==> flow/design.v <==
module surrounding(CLK,rst,EN,TRIG1,TRIG2,TRIG3,TRIG4,TRIG5,ECHO1,ECHO2,ECHO3,ECHO4,ECHO5,min,distance);
input CLK;                
input rst;                
input EN;                 
output reg [3:0] distance;
output reg TRIG1,TRIG2,TRIG3,TRIG4,TRIG5;          
input ECHO1,ECHO2,ECHO3,ECHO4,ECHO5;               
output reg [3:0] min;    
reg [24:0] count;
reg [24:0] count0,count1,count2,count3,count4,count5;
reg [24:0] countsg;
always @(posedge CLK)
begin
    if(rst)
    begin
        count<=0;
        TRIG1<=0;
        TRIG2<=0;
        TRIG3<=0;
        TRIG4<=0;
        TRIG5<=0;
    end
    else if(EN==1)
	 begin 
	     TRIG1<=0;
		  TRIG2<=0;
		  TRIG3<=0;
		  TRIG4<=0;
		  TRIG5<=0;
	 end
	 else if(EN==0)
	 begin
	     if(count==0|count==1)  
		  begin
		        TRIG1<=1;
		        TRIG2<=1;
		        TRIG3<=1;
		        TRIG4<=1;
		        TRIG5<=1;
				  count<=count+1;
		  end
		  else if(count==5000)         
		  begin 
		        TRIG1<=0;
		        TRIG2<=0;
		        TRIG3<=0;
		        TRIG4<=0;
		        TRIG5<=0;
		        count<=0;
		  end
		  else 
		  begin 
		        TRIG1<=0;
		        TRIG2<=0;
		        TRIG3<=0;
		        TRIG4<=0;
		        TRIG5<=0;
				  count<=count+1;
		  end
	  end
end
always @(posedge CLK)
if(rst)
begin
    count0<=0;
    count1<=0;
    count2<=0;
    count3<=0;
    count4<=0;
    count5<=0;
    min<=0;
    distance<=0;
end
else
begin
    if(count0==5000)
	 begin
	     count0<=0;
	     count1<=0;
		  count2<=0;
		  count3<=0;
		  count4<=0;
		  count5<=0;
		  min<=0;
    end	  
	 else
	 begin
		   count0<=count0+1;
	      if(ECHO1==1)
			begin 
				count1<=count1+1;
			end
			if(ECHO2==1)
			begin 
			count2<=count2+1;
			end
			if(ECHO3==1)
			begin 
			count3<=count3+1;
			end
			if(ECHO4==1)
			begin 
			count4<=count4+1;
			end
			if(ECHO5==1)
			begin 
				count5<=count5+1;
			end
	 end
	 if(ECHO1+ECHO2+ECHO3+ECHO4+ECHO5==4)
	 begin
	     if(count1>58&&count2>58&&count3>58&&count4>58&&count5>58)  
		  begin
		      min<=0;
				distance<=0;
        end
        else if(ECHO1==0)
        begin
            min<=1;
				distance<=count1*10/58;
        end
        else if(ECHO2==0)
        begin
            min<=2;
				distance<=count2*10/58;
        end
        else if(ECHO3==0)
        begin
            min<=3;
            distance<=count3*10/58;
		  end 
        else if(ECHO4==0)
        begin
            min<=4;
				distance<=count4*10/58;
        end
        else if(ECHO5==0)
        begin
            min<=5;
				distance<=count5*10/58;
        end			  
	 end
end
endmodule
module surrounding_driver(CLK,rst,CE20,EN,minsg,SG90);
input EN;                 
input [3:0] minsg;
output reg SG90;    
input CLK;                    
input rst;                    
input CE20;                   
reg [24:0] pwm;
reg [24:0] count;
always @(posedge CLK)
begin
	  if(rst) pwm<=0;
	  else if(CE20)
	  case(minsg)
		  0:begin pwm<=0; end
		  1:begin pwm<=40;  end
		  2:begin pwm<=60; end
		  3:begin pwm<=80; end
		  4:begin pwm<=100;end
		  5:begin pwm<=120; end
		  default: pwm<=0; 
	  endcase
end
always @(posedge CLK)
begin
     if(rst)
	  begin
	       count<=0;
	       SG90<=0;
	  end
     else if(count==1000)
	  begin
	       count<=0;
	  end
	  else if(count<pwm) 
	       begin 
			     SG90<=1;
				  count<=count+1;
			 end
	  else
	       begin
			     SG90<=0;
				  count<=count+1;
			 end
end
endmodule
module display_dis(clk,rst,distance,dig,seg);
input clk;
input rst;
input [3:0]distance;
output reg[3:0]dig;
output reg[6:0]seg;
reg[3:0]data1,data2;
reg[3:0]data;
reg q;
always@(posedge clk)
if(rst)
begin
data1<=0;data2<=0;
end
else
begin
data1<=distance%10;
data2<=distance/10;
end
always @(posedge clk)
if(rst)
begin
	q<=0;dig<=0;data<=0;
end
else
begin
	q<=q+1;
	case(q)
	1'd0 : begin dig<=4'b0001; data<=data1; end
	1'd1 : begin dig<=4'b0010; data<=data2; end
	endcase
end
always @(data)
begin 
	case(data)
   4'd0 : seg=7'b1111110;
   4'd1 : seg=7'b0110000;
   4'd2 : seg=7'b1101101;
   4'd3 : seg=7'b1111001;
   4'd4 : seg=7'b0110011;
   4'd5 : seg=7'b1011011;
   4'd6 : seg=7'b1011111;
   4'd7 : seg=7'b1110000;
   4'd8 : seg=7'b1111111;
   4'd9 : seg=7'b1111011;
   default : seg=7'b1111110;
   endcase
end
endmodule
module sur(
    input        CLK,
    input        rst,
    input        EN_sur,
    input        ECHO1,
    input        ECHO2,
    input        ECHO3,
    input        ECHO4,
    input        ECHO5,
    output       TRIG1,
    output       TRIG2,
    output       TRIG3,
    output       TRIG4,
    output       TRIG5,
    output       SG90,
    output [3:0] dig,
    output [6:0] seg,
    output [3:0] dis
);
wire [3:0] min;
wire [3:0] distance;
reg [24:0] count2;
reg        CLK2;
wire       CE20 = (count2 == 2000) && !CLK2;
always @(posedge CLK)
begin
    if (rst)
    begin
        count2 <= 0;
        CLK2   <= 0;
    end
    else if (count2 == 2000)
    begin
        count2 <= 0;
        CLK2   <= ~CLK2;
    end
    else
        count2 <= count2 + 1;
end
surrounding inst4(
    .CLK(CLK), .rst(rst), .EN(EN_sur),
    .TRIG1(TRIG1), .TRIG2(TRIG2), .TRIG3(TRIG3), .TRIG4(TRIG4), .TRIG5(TRIG5),
    .ECHO1(ECHO1), .ECHO2(ECHO2), .ECHO3(ECHO3), .ECHO4(ECHO4), .ECHO5(ECHO5),
    .min(min), .distance(distance)
);
surrounding_driver inst1(
    .CLK(CLK), .rst(rst), .CE20(CE20), .EN(EN_sur), .minsg(min), .SG90(SG90)
);
display_dis inst(
    .clk(CLK), .rst(rst), .distance(distance), .dig(dig), .seg(seg)
);
assign dis = distance;
endmodule
Settings: LEC_CHECK=0, ABC_AREA=1, CAP_MARGIN=15, CORE_ASPECT_RATIO=0.92, CORE_MARGIN=2, CORE_UTILIZATION=72, CTS_CLUSTER_DIAMETER=279, MAX_ROUTING_LAYER=met4, PLACE_DENSITY_LB_ADDON=0.01, SETUP_SLACK_MARGIN=-0.39, SLEW_MARGIN=20, TNS_END_PERCENT=80; clock period 12.3 ns.
run.sh (not shown) runs the stock make flow with config.mk's settings and CLKGATE_MAP_FILE=.
The starting point stopped in global routing (5_1_grt) on ODB-0269.
Rerun with:
CAP_MARGIN = 20   (was 15)
CORE_ASPECT_RATIO = unset   (was 0.92)
CTS_CLUSTER_DIAMETER = unset   (was 279)
MAX_ROUTING_LAYER = unset   (was met4)
PLACE_DENSITY_LB_ADDON = unset   (was 0.01)
SETUP_SLACK_MARGIN = -0.67   (was -0.39)
TNS_END_PERCENT = unset   (was 80)
clock period = 12.8 ns   (was 12.3 ns; I/O delays follow)
After rerunning: Now the flow completed and failed the layout checks on setup timing; area after synthesis does not change; die area is about the same; synthesized cell count does not change.
Rerun with:
ABC_AREA = unset   (was 1)
CORE_UTILIZATION = 65   (was 72)
SETUP_SLACK_MARGIN = 4.46   (was -0.67)
clock period = 17.0 ns   (was 12.8 ns; I/O delays follow)
The changed run completed without violations.
Register-to-register slack improved by 2.1 ns.
Global-route usage went down by 5.3 points.
Via count went down by 5.5%.
Setup slack improved by 1.8 ns.
Wire length went down by 3.8%.
Critical path depth went down by 41.
Synthesized area went up by 5.0%.
Design area went up by 10%.
Die area went up by 16%.
Rerun with:
ABC_AREA = 1   (was unset)
CORE_UTILIZATION = 70   (was 65)
SETUP_SLACK_MARGIN = 1.4   (was 4.46)
Setup slack is better by 2.2 ns.
Core utilization goes down by 2.8 points.
Worst hold slack is worse by 0.015 ns.

---

Starts from the design.v that is shown in full above.
export LEC_CHECK = 0
export CAP_MARGIN = 20
export CORE_MARGIN = 2
export CORE_UTILIZATION = 40
export SLEW_MARGIN = 20
create_clock -name core_clock -period 22.1 [get_ports {CLK}]
Rerun with:
- CORE_UTILIZATION: 40 -> 65
- SETUP_SLACK_MARGIN: default -> 4.42
- clock period: 22.1 -> 17.0 ns (I/O delays scaled with it)
Outcome: Count of clock-buffer cells in the layout is lower by 3; non-clock buffer count is higher by 270; first-iteration DRC count is higher by 27%; sequential share of layout area is lower by 1.9 points; worst setup slack degrades by 1300 ps; flip-flop count does not change; final cell count is lower by about 1.6%; utilization is higher by 36 points.
Rerun with:
- ABC_AREA: default -> 1
- CORE_UTILIZATION: 65 -> 72
- PLACE_DENSITY_LB_ADDON: default -> 0.01
- SETUP_SLACK_MARGIN: 4.42 -> default
- clock period: 17.0 -> 15.9 ns (I/O delays scaled with it)
Outcome: Final area shrinks by 15%; global-route usage grows by 3.8 points; wire length shrinks by 7.9%; hold slack is worse by 27 ps.
Rerun with:
- ABC_AREA: 1 -> default
- CORE_UTILIZATION: 72 -> 31
- PLACE_DENSITY_LB_ADDON: 0.01 -> default
- clock period: 15.9 -> 22.1 ns (I/O delays scaled with it)
Result: The changed run finished clean; synthesized cell count goes down by about a fifth; wire length goes down by a few percent; clock skew goes up by 3.5 ps; setup slack improves by 290 ps; first-iteration DRC count is lower by a quarter to a third; cell area grows by a little under a tenth; sequential share of layout area fell by 1.3 points.

---

== onyx ==
// sur: RTL as listed in full above, without the edits since
make LEC_CHECK=0 ABC_AREA=1 CAP_MARGIN=20 CORE_ASPECT_RATIO=1.78 CORE_MARGIN=2 CORE_UTILIZATION=71 PLACE_DENSITY=0.36 SETUP_SLACK_MARGIN=1.52 SLEW_MARGIN=20 finish   # period 12.7 ns
onyx never completed, since it errored out during global routing (5_1_grt).
Relative to onyx, the following input files were edited for harbor:
Settings: CORE_ASPECT_RATIO removed (was 1.78); PLACE_DENSITY_LB_ADDON newly set to 0.19; CTS_CLUSTER_SIZE newly set to 15; SETUP_SLACK_MARGIN removed (was 1.52); CORE_UTILIZATION changed from 71 to 72; PLACE_DENSITY removed (was 0.36); CTS_CLUSTER_DIAMETER newly set to 231; the clock period (ns, I/O delays scaled along) changed from 12.7 to 14.8.
Results
- harbor: flow completed, timing, DRC and antenna clean
- Die area (harbor vs. onyx) decreases slightly
- harbor against onyx; die span in x is up by more than a quarter.
- Of onyx and harbor, the run reporting the higher number of setup buffers added after CTS was onyx.
Setup changes, harbor to quartz
Settings: a change of CORE_UTILIZATION from 72 to 40; a deleted ABC_AREA that had been 1; a deleted CTS_CLUSTER_DIAMETER that had been 231; a deleted CTS_CLUSTER_SIZE that had been 15; a deleted PLACE_DENSITY_LB_ADDON that had been 0.19; a change of the clock period (ns, I/O delays scaled along) from 14.8 to 12.4.
Results
Looking at master of the slowest instance on the critical path, the or4_4 result is from quartz; the dlymetal6s2s_1 one comes from harbor. Of quartz and harbor, harbor shows the higher core utilization, with quartz below it. Height of the die, quartz and harbor, higher one = quartz. quartz: slew of the pin with the lowest slew margin higher than harbor. Reported for quartz and harbor, DRC violation count after routing turned out identical to the last digit. quartz had finished all stages when the layout checks came back failing, citing setup timing. Routed wire in quartz totals more than in harbor. Compared with harbor, quartz instantiates a larger number of standard cells. Changes observed in quartz relative to harbor: post-route cell area rose by 10000 um2, area growth from synthesis to layout rose by 33 points, number of nets in the layout rose by 274, depth of the most critical reg-to-reg path fell by 47.
#### Input delta (yarrow over quartz)
Settings: an added ABC_AREA of 1; an added PLACE_DENSITY_LB_ADDON of 0.01; a change of CORE_UTILIZATION from 40 to 72; an added MAX_ROUTING_LAYER of met4; an added SETUP_SLACK_MARGIN of 3.92; a change of the clock period (ns, I/O delays scaled along) from 12.4 to 15.9.
yarrow never completed, since it errored out during global routing (5_1_grt).
No crash in quartz: every stage finished, but the layout fails its final checks due to setup timing.
In the tables for quartz and yarrow, distinct cell type count of the synthesized netlist reads higher with quartz.
The placeable core area reported for yarrow is smaller than that of quartz by about 50%.
yarrow vs quartz — total die size dropped 46%.
For garnet, these inputs were changed with respect to yarrow:
Settings: an added PLACE_DENSITY of 0.38; a deleted PLACE_DENSITY_LB_ADDON that had been 0.01; a change of CORE_UTILIZATION from 72 to 64; a deleted MAX_ROUTING_LAYER that had been met4; a deleted SETUP_SLACK_MARGIN that had been 3.92; a change of the clock period (ns, I/O delays scaled along) from 15.9 to 12.9.
--- outcome ---
- Diff yarrow..garnet | number of cells produced by synthesis | negligible
- Die span in x: garnet vs yarrow up 5.9%
- garnet and yarrow: no clean run
- Complete run, failing final checks: garnet, reason setup timing.
- Against yarrow, garnet reports a number of post-CTS setup repair buffers that is lower.

---

RTL: the design.v shown in full above, as it stands there.
Settings: LEC_CHECK=0, ABC_AREA=1, CAP_MARGIN=20, CORE_ASPECT_RATIO=1.77, CORE_MARGIN=2, CORE_UTILIZATION=71, PLACE_DENSITY=0.36, SETUP_SLACK_MARGIN=1.49, SLEW_MARGIN=20; clock period 12.7 ns.
The starting point aborted during global routing (5_1_grt) with GRT-0232.
==> next run, changes <==
Settings changed: ABC_AREA 1 to not set, CORE_ASPECT_RATIO 1.77 to not set, CORE_UTILIZATION 71 to 40, PLACE_DENSITY 0.36 to not set, SETUP_SLACK_MARGIN 1.49 to not set.
Clock period 12.7 ns to 25.0 ns, I/O delays scaled along.
Result: With this change the flow finished with timing, DRC and antenna clean. Synthesized cell count is lower by 14%. Die size is higher by 84%. Synthesized area is higher by 5.0%.
==> next run, changes <==
Settings changed: CAP_MARGIN 20 to 30, CELL_PAD_IN_SITES_GLOBAL_PLACEMENT set to 3, CTS_CLUSTER_SIZE set to 86, GPL_TIMING_DRIVEN set to 0, MIN_ROUTING_LAYER set to met2.
Effect: The changed run passed the timing, DRC and antenna checks; final cell count went up by a few percent; die size does not change; wire length went up by about a fifth; area after synthesis stays the same; maximum frequency went down by a few percent; count of clock-buffer cells in the layout went down by 1; final area went up slightly; via count went up by well over a third; hold slack degrades by 0.0037 ns.
==> next run, changes <==
Settings changed: ABC_AREA set to 1, CAP_MARGIN 30 to 10, CELL_PAD_IN_SITES_GLOBAL_PLACEMENT 3 to not set, CTS_CLUSTER_DIAMETER set to 118, CTS_CLUSTER_SIZE 86 to 13, MAX_ROUTING_LAYER set to met4, MIN_ROUTING_LAYER met2 to not set, SLEW_MARGIN 20 to 40, TNS_END_PERCENT set to 10.
Clock period 25.0 ns to 21.0 ns, I/O delays scaled along.
Outcome: Utilization is lower by 0.39 points; synthesized cell count is higher by 17%; routed wire length is lower by 13%; sequential share of layout area is higher by 1.0 points; via count is lower by 29%; clock skew is higher by 0.0037 ns; setup slack improved by 2.4 ns.
==> next run, changes <==
Settings changed: CORE_UTILIZATION 40 to 72, CTS_CLUSTER_DIAMETER 118 to not set, CTS_CLUSTER_SIZE 13 to 76, GPL_TIMING_DRIVEN 0 to not set, MAX_ROUTING_LAYER met4 to not set, SETUP_SLACK_MARGIN set to -0.67, SLEW_MARGIN 40 to 20, TNS_END_PERCENT 10 to not set.
Clock period 21.0 ns to 12.8 ns, I/O delays scaled along.
After rerunning: This time the run reached the layout checks and failed them: negative setup slack. Via count climbs by about a fifth. Register-to-register slack degrades by 9.6 ns. Count of clock-buffer cells in the layout climbs by 13. Global-route usage rose by 19 points. Synthesized area stays the same.

---

Setup of old:
Starts from the design.v that is shown in full above.
clock: 16.5 ns
lec_check: 0
cap_margin: 15
core_aspect_ratio: 0.59
core_margin: 2
core_utilization: 70
cts_cluster_diameter: 279
max_routing_layer: met4
place_density: 0.6
setup_slack_margin: 1.93
slew_margin: 20
tns_end_percent: 30
Although old finished all stages, its layout failed final checks on negative setup slack.
Edits applied to the flow inputs when going from old to new:
Settings: MAX_ROUTING_LAYER: met4 -> unset; CORE_UTILIZATION: 70 -> 59; CTS_CLUSTER_DIAMETER: 279 -> unset; CAP_MARGIN: 15 -> 20; TNS_END_PERCENT: 30 -> unset; PLACE_DENSITY: 0.6 -> unset; CORE_ASPECT_RATIO: 0.59 -> unset; SETUP_SLACK_MARGIN: 1.93 -> unset; the clock period (ns, I/O delays scaled along): 16.5 -> 17.0.
==> comparison <==
new: all stages complete, timing, DRC and antenna checks passed. For global-route wire length before repair, dividing the value from new by the value from old gives 0.853. Looking at clock buffer instance count of the final layout, new sits 2 above old. old has higher global-route usage than new. On new: floorplan core area is 19% higher than what old gave. Sort old and new by clock skew after layout, ascending, and old comes first. Count of non-filler cells in the finished layout, old and new, lower one = old. Re detailed-routing iteration count for the pre-antenna-repair pass: old was higher than new.
